==> inputs of v27 <==
==> flow/design.v <==
`timescale 1ns / 1ps
module signed_mult(a , b , out);
    output [31:0] out;
    input signed [31:0] a;
    input signed [31:0] b;
    wire signed [63:0] mult_out;
    assign mult_out = a*b;
    assign out  = {mult_out[63] , mult_out[55:25]};
endmodule
`timescale 1ns / 1ps
module Lorenz(clk , rst , en , seed_x , seed_y , seed_z , x , y , z);
    wire signed [31:0] sigma = {7'b0001010 , 25'b0};  
    wire signed [31:0] beta = {7'b0000010 , 25'b1010101010101010101010101};  
    wire signed [31:0] rho = {7'b0011100 , 25'b0};  
    wire signed [31:0] scale = {7'b0000001 , 20'b10000000001010101010};
    wire signed [31:0] dt = {7'b0 , 20'b00000001000000000000};
    parameter signed [31:0] xo = {7'b1000001 , 25'b0};  
    parameter signed [31:0] yo = {7'b0 , 25'b0001100110011001100110011};  
    parameter signed [31:0] zo = {7'b0011001 , 25'b0};  
    input wire clk;
    input wire rst;
    input wire en;
    input wire signed [31:0] seed_x;
    input wire signed [31:0] seed_y;
    input wire signed [31:0] seed_z;
    output reg signed [31:0] x;
    output reg signed [31:0] y;
    output reg signed [31:0] z;
    reg signed [26:0] dx;
    reg signed [26:0] dy;
    reg signed [26:0] dz;
    wire signed [31:0] m1 , m2 , m3 , m4 , m5 , m6 , m7 , m8 , m9;
    signed_mult sm1 (.a(m1) , .b(sigma) , .out(m2));
    signed_mult sm2 (.a(m3) , .b(m4) , .out(m5));
    signed_mult sm3 (.a(m3) , .b(y) , .out(m6));
    signed_mult sm4 (.a(m7) , .b(beta) , .out(m8));
    assign m1 = (y - x) >>> 8;
    assign m3 = x >>> 8;
    assign m4 = rho - z;
    assign m7 = z >>> 8;
    assign m9 = (y >>> 8);
    always@(posedge clk)
    begin
        if (rst)
        begin
            x <= seed_x;
            y <= seed_y;
            z <= seed_z;
        end
        else if (en)
        begin
            x <= x + m2;
            y <= y + m5 - m9;
            z <= z + m6 - m8;
        end
    end
endmodule
`timescale 1ns / 1ps
module Slowclock(
    input clk,
    input rst,
    output slowclock,
    output slowclock_rise
    );
    reg [25:0] counter;
    reg clockout;
    always@(posedge clk)
    begin
        if (rst)
        begin
            counter <= 0;
            clockout <= 0;
        end
        else if( counter == 1)
        begin
            clockout <= !clockout;        
            counter <= 0;
        end
        else
            counter <= counter + 1;
    end
    assign slowclock = clockout;
    assign slowclock_rise = (counter == 1) && !clockout;
endmodule
`timescale 1ns / 1ps
module UART_Tx1
    #(parameter CLKS_PER_BIT = 435)
    (
        input clk,
        input rst,
        input Tx_s,
        input [7:0] Tx_Data,
        output Tx_Active,
        output reg Tx_serial_out,
        output Tx_Done
    );
    localparam TX_IDLE = 3'b000;
    localparam TX_START_BIT = 3'b001;
    localparam TX_DATA_SEND = 3'b010;
    localparam TX_STOP = 3'b011;
    localparam TX_CLEAN = 3'b100;
    reg [2:0] MAIN_STATE;
    reg [9:0] clk_count;
    reg [2:0] Bit_Index;
    reg [7:0] Send_Data;
    reg       Done;
    reg       Active;
    always@(posedge clk)
    begin
        if (rst)
        begin
            MAIN_STATE <= TX_IDLE;
            clk_count <= 0;
            Bit_Index <= 0;
            Send_Data <= 0;
            Done <= 1'b0;
            Active <= 1'b0;
            Tx_serial_out <= 1'b1;
        end
        else
        case(MAIN_STATE)
            TX_IDLE:
                begin
                    Tx_serial_out <= 1'b1;
                    Done <= 1'b0;
                    clk_count <= 1'b0;
                    Bit_Index <= 1'b0;
                    if(Tx_s == 1'b1)
                        begin
                            Active <= 1'b1;
                            Send_Data <= Tx_Data;
                            MAIN_STATE <= TX_START_BIT;
                        end
                     else
                        MAIN_STATE <= TX_IDLE;
                end
            TX_START_BIT:
                begin
                    Tx_serial_out <= 1'b0;
                    if(clk_count < CLKS_PER_BIT - 1)
                        begin
                            clk_count <= clk_count + 1;
                            MAIN_STATE <= TX_START_BIT;
                        end
                    else
                        begin    
                            clk_count <= 1'b0;
                            MAIN_STATE <= TX_DATA_SEND;
                        end
                end       
            TX_DATA_SEND:
                begin
                    Tx_serial_out <= Send_Data[Bit_Index];
                    if(clk_count < CLKS_PER_BIT - 1)
                        begin
                            clk_count <= clk_count + 1;
                            MAIN_STATE <= TX_DATA_SEND;
                        end
                    else
                        begin
                            clk_count <= 1'b0;
                            if(Bit_Index < 7)
                                begin
                                    Bit_Index <= Bit_Index + 1;
                                    MAIN_STATE <= TX_DATA_SEND;
                                end
                            else
                                begin
                                    Bit_Index <= 1'b0;
                                    MAIN_STATE <= TX_STOP;
                                end
                        end
                end
            TX_STOP:
                begin
                    Tx_serial_out <= 1'b1;
                    if(clk_count < CLKS_PER_BIT - 1)
                        begin
                            clk_count <= clk_count + 1;
                            MAIN_STATE <= TX_STOP;
                        end
                    else
                        begin
                            Done <= 1'b1;
                            clk_count <= 1'b0;
                            MAIN_STATE <= TX_CLEAN;
                            Active <= 1'b0;
                        end    
                end
            TX_CLEAN:
                begin
                    Done <= 1'b1;
                    MAIN_STATE <= TX_IDLE;
                end
            default:
                MAIN_STATE <= TX_IDLE;    
        endcase
    end
    assign Tx_Active = Active;
    assign Tx_Done = Done;
endmodule
`timescale 1ns / 1ps
module delta_sigma_dac(clk, rst, PWM_in, PWM_out);
input wire clk;
input wire rst;
input wire [15:0] PWM_in;
output reg PWM_out;
reg [16:0] PWM_accumulator;
wire [16:0] PWM_sum = PWM_accumulator + PWM_in;
always @(posedge clk) 
begin
     if (rst)
     begin
          PWM_accumulator <= 0;
          PWM_out <= 0;
     end
     else
     begin
          PWM_out <= PWM_sum[16];
          PWM_accumulator <= {1'b0, PWM_sum[15:0]};
     end
end 
endmodule
`timescale 1ns / 1ps
module Lorenz3D(
    clk,
    rst,
    seed_x,
    seed_y,
    seed_z,
    pinX,
    pinY,
    pinZ,
	serial_data,
    x,
    y,
    z
    );
	input wire clk;
    input wire rst;
    input wire [31:0] seed_x;
    input wire [31:0] seed_y;
    input wire [31:0] seed_z;
    output wire pinX;
    output wire pinY;
    output wire pinZ;
    output wire serial_data;
    output wire [31:0] x;
    output wire [31:0] y;
    output wire [31:0] z;
    reg [2:0] i;
    wire [7:0] inputdata;
    wire       done_bit;
    reg        start;
    wire       active;
    wire       out_serial;
    reg        triger;
    reg [3:0] count;
	wire signed [31:0] xm , ym , zm;
	wire signed [31:0] scale = {7'b0001001 , 25'b0000001111010111000010100};
	reg [31:0] key; 
	reg [2:0]  i_n;
	reg        start_n;
	reg        triger_n;
	reg [31:0] key_n;
	wire slowclock;
	wire slowclock_rise;
	Slowclock clock ( .clk(clk), .rst(rst), .slowclock(slowclock), .slowclock_rise(slowclock_rise));
    Lorenz  L1(
     .clk(clk),
     .rst(rst),
     .en(slowclock_rise),
     .seed_x(seed_x),
     .seed_y(seed_y),
     .seed_z(seed_z),
     .x(x),
     .y(y),
     .z(z)
    );
	UART_Tx1  #(435) U1 ( .clk(clk), .rst(rst), .Tx_s(start), .Tx_Data(inputdata), .Tx_Active(active),  .Tx_serial_out(out_serial), .Tx_Done(done_bit));
	always@(posedge clk)
    begin
        i_n = i;
        start_n = start;
        triger_n = triger;
        key_n = key;
        if(done_bit == 1'b1)
        begin
            i_n = i_n + 1;
        end
        if( i_n == 3'b000 && triger_n == 1'b1)
        begin
            key_n = x;            
            start_n = 1;
            triger_n = 0;
        end
        if(i_n == 3'b100)
        begin
            i_n = 0;
            triger_n = 1;
        end
        if (rst)
        begin
            i <= 0;
            start <= 0;
            triger <= 1;
        end
        else
        begin
            i <= i_n;
            start <= start_n;
            triger <= triger_n;
            key <= key_n;
        end
    end
	delta_sigma_dac d1 (.clk(clk), .rst(rst), .PWM_in(x[31:9]), .PWM_out(pinX));
    delta_sigma_dac d2 (.clk(clk), .rst(rst), .PWM_in(y[31:9]), .PWM_out(pinY));
	delta_sigma_dac d3 (.clk(clk), .rst(rst), .PWM_in(z[31:9]), .PWM_out(pinZ));
	signed_mult sm1 (.a(x) , .b(scale) , .out(xm));
	signed_mult sm2 (.a(y) , .b(scale) , .out(ym));
	signed_mult sm3 (.a(z) , .b(scale) , .out(zm));
	assign serial_data = out_serial;
    assign inputdata = key[((i + 1) * 8 - 1) -: 8];
endmodule
==> flow/run.sh <==
#!/bin/bash
# the make line also repeats each setting of config.mk as NAME=value (left out here)
make -C /OpenROAD-flow-scripts/flow DESIGN_CONFIG=/design/flow/config.mk WORK_HOME=/design/flow/orfs CLKGATE_MAP_FILE= finish
==> flow/config.mk <==
export PLATFORM = sky130hd
export DESIGN_NAME = Lorenz3D
export DESIGN_NICKNAME = Lorenz3D
export VERILOG_FILES = /design/flow/design.v
export SDC_FILE = /design/flow/constraint.sdc
export NUM_CORES = 4
export LEC_CHECK = 0
export ABC_AREA = 1
export CAP_MARGIN = 20
export CORE_ASPECT_RATIO = 0.5
export CORE_MARGIN = 2
export CORE_UTILIZATION = 72
export CTS_CLUSTER_DIAMETER = 370
export CTS_CLUSTER_SIZE = 98
export PLACE_DENSITY = 0.36
export SETUP_SLACK_MARGIN = -0.75
export SLEW_MARGIN = 20
==> flow/constraint.sdc <==
create_clock -name core_clock -period 7.84 [get_ports {clk}]
set_input_delay 1.5680 -clock core_clock [delete_from_list [all_inputs] [get_ports {clk}]]
set_output_delay 1.5680 -clock core_clock [all_outputs]
set_load 0.01 [all_outputs]
==> inputs of v11, as changes to v27 <==
==> flow/config.mk (replaced) <==
export PLATFORM = sky130hd
export DESIGN_NAME = Lorenz3D
export DESIGN_NICKNAME = Lorenz3D
export VERILOG_FILES = /design/flow/design.v
export SDC_FILE = /design/flow/constraint.sdc
export NUM_CORES = 4
export LEC_CHECK = 0
export CAP_MARGIN = 20
export CORE_MARGIN = 2
export CORE_UTILIZATION = 72
export CTS_CLUSTER_DIAMETER = 41
export CTS_CLUSTER_SIZE = 39
export PLACE_DENSITY = 0.73
export SETUP_SLACK_MARGIN = 3.28
export SLEW_MARGIN = 20
==> flow/constraint.sdc (replaced) <==
create_clock -name core_clock -period 13.2 [get_ports {clk}]
set_input_delay 2.6400 -clock core_clock [delete_from_list [all_inputs] [get_ports {clk}]]
set_output_delay 2.6400 -clock core_clock [all_outputs]
set_load 0.01 [all_outputs]
==> summary of the runs <==
v27 never finished: it broke off in 5_1_grt (GRT-0116). v11 finished clean.
Against v27, the synthesized area of v11 is smaller by about 10%.
Of v11 and v27, v27 has the higher synthesized cell count (gap about 25%, measured against v27).
Of v11 and v27, v27 has the higher die area (gap about 10%, measured against v27).
==> figures <==
item                                                                                 v27            v11
H-tree Lvls                                                                            1              2
Share of synthesized cell area in and, or, nand and nor gates                      19.2%          13.5%
Place WS                                                                        -2.07 ns       0.393 ns
Synth unique cells                                                                    58             77
Placement Rows                                                                        89            120
Setup fix buffers added after clock tree synthesis                                   173            177
Area of the synthesized netlist per yosys stat                              86,200 sq um   77,200 sq um
Combined area of all synthesized cells                                      86,200 sq um   77,200 sq um
Aoi/oai-family share of the synthesized area                                       6.71%          5.98%
Half-perimeter wire length after detailed placement                           301,000 um     189,000 um
Chip footprint                                                             123,000 sq um  110,000 sq um
Cell count after placement                                                         14.2k          9,791
Starting density of the core                                                       72.9%          72.3%
Xor and xnor area share after synthesis                                            1.69%          3.56%
Core area                                                                  118,000 sq um  107,000 sq um
Outcome                                                        aborted with a tool error  no timing/DRC/antenna violations
Last stage reached                                                               5_1_grt              -
Post-synthesis sequential area ratio                                               7.04%          7.86%
Area share, top type                                                               41.2%          46.0%
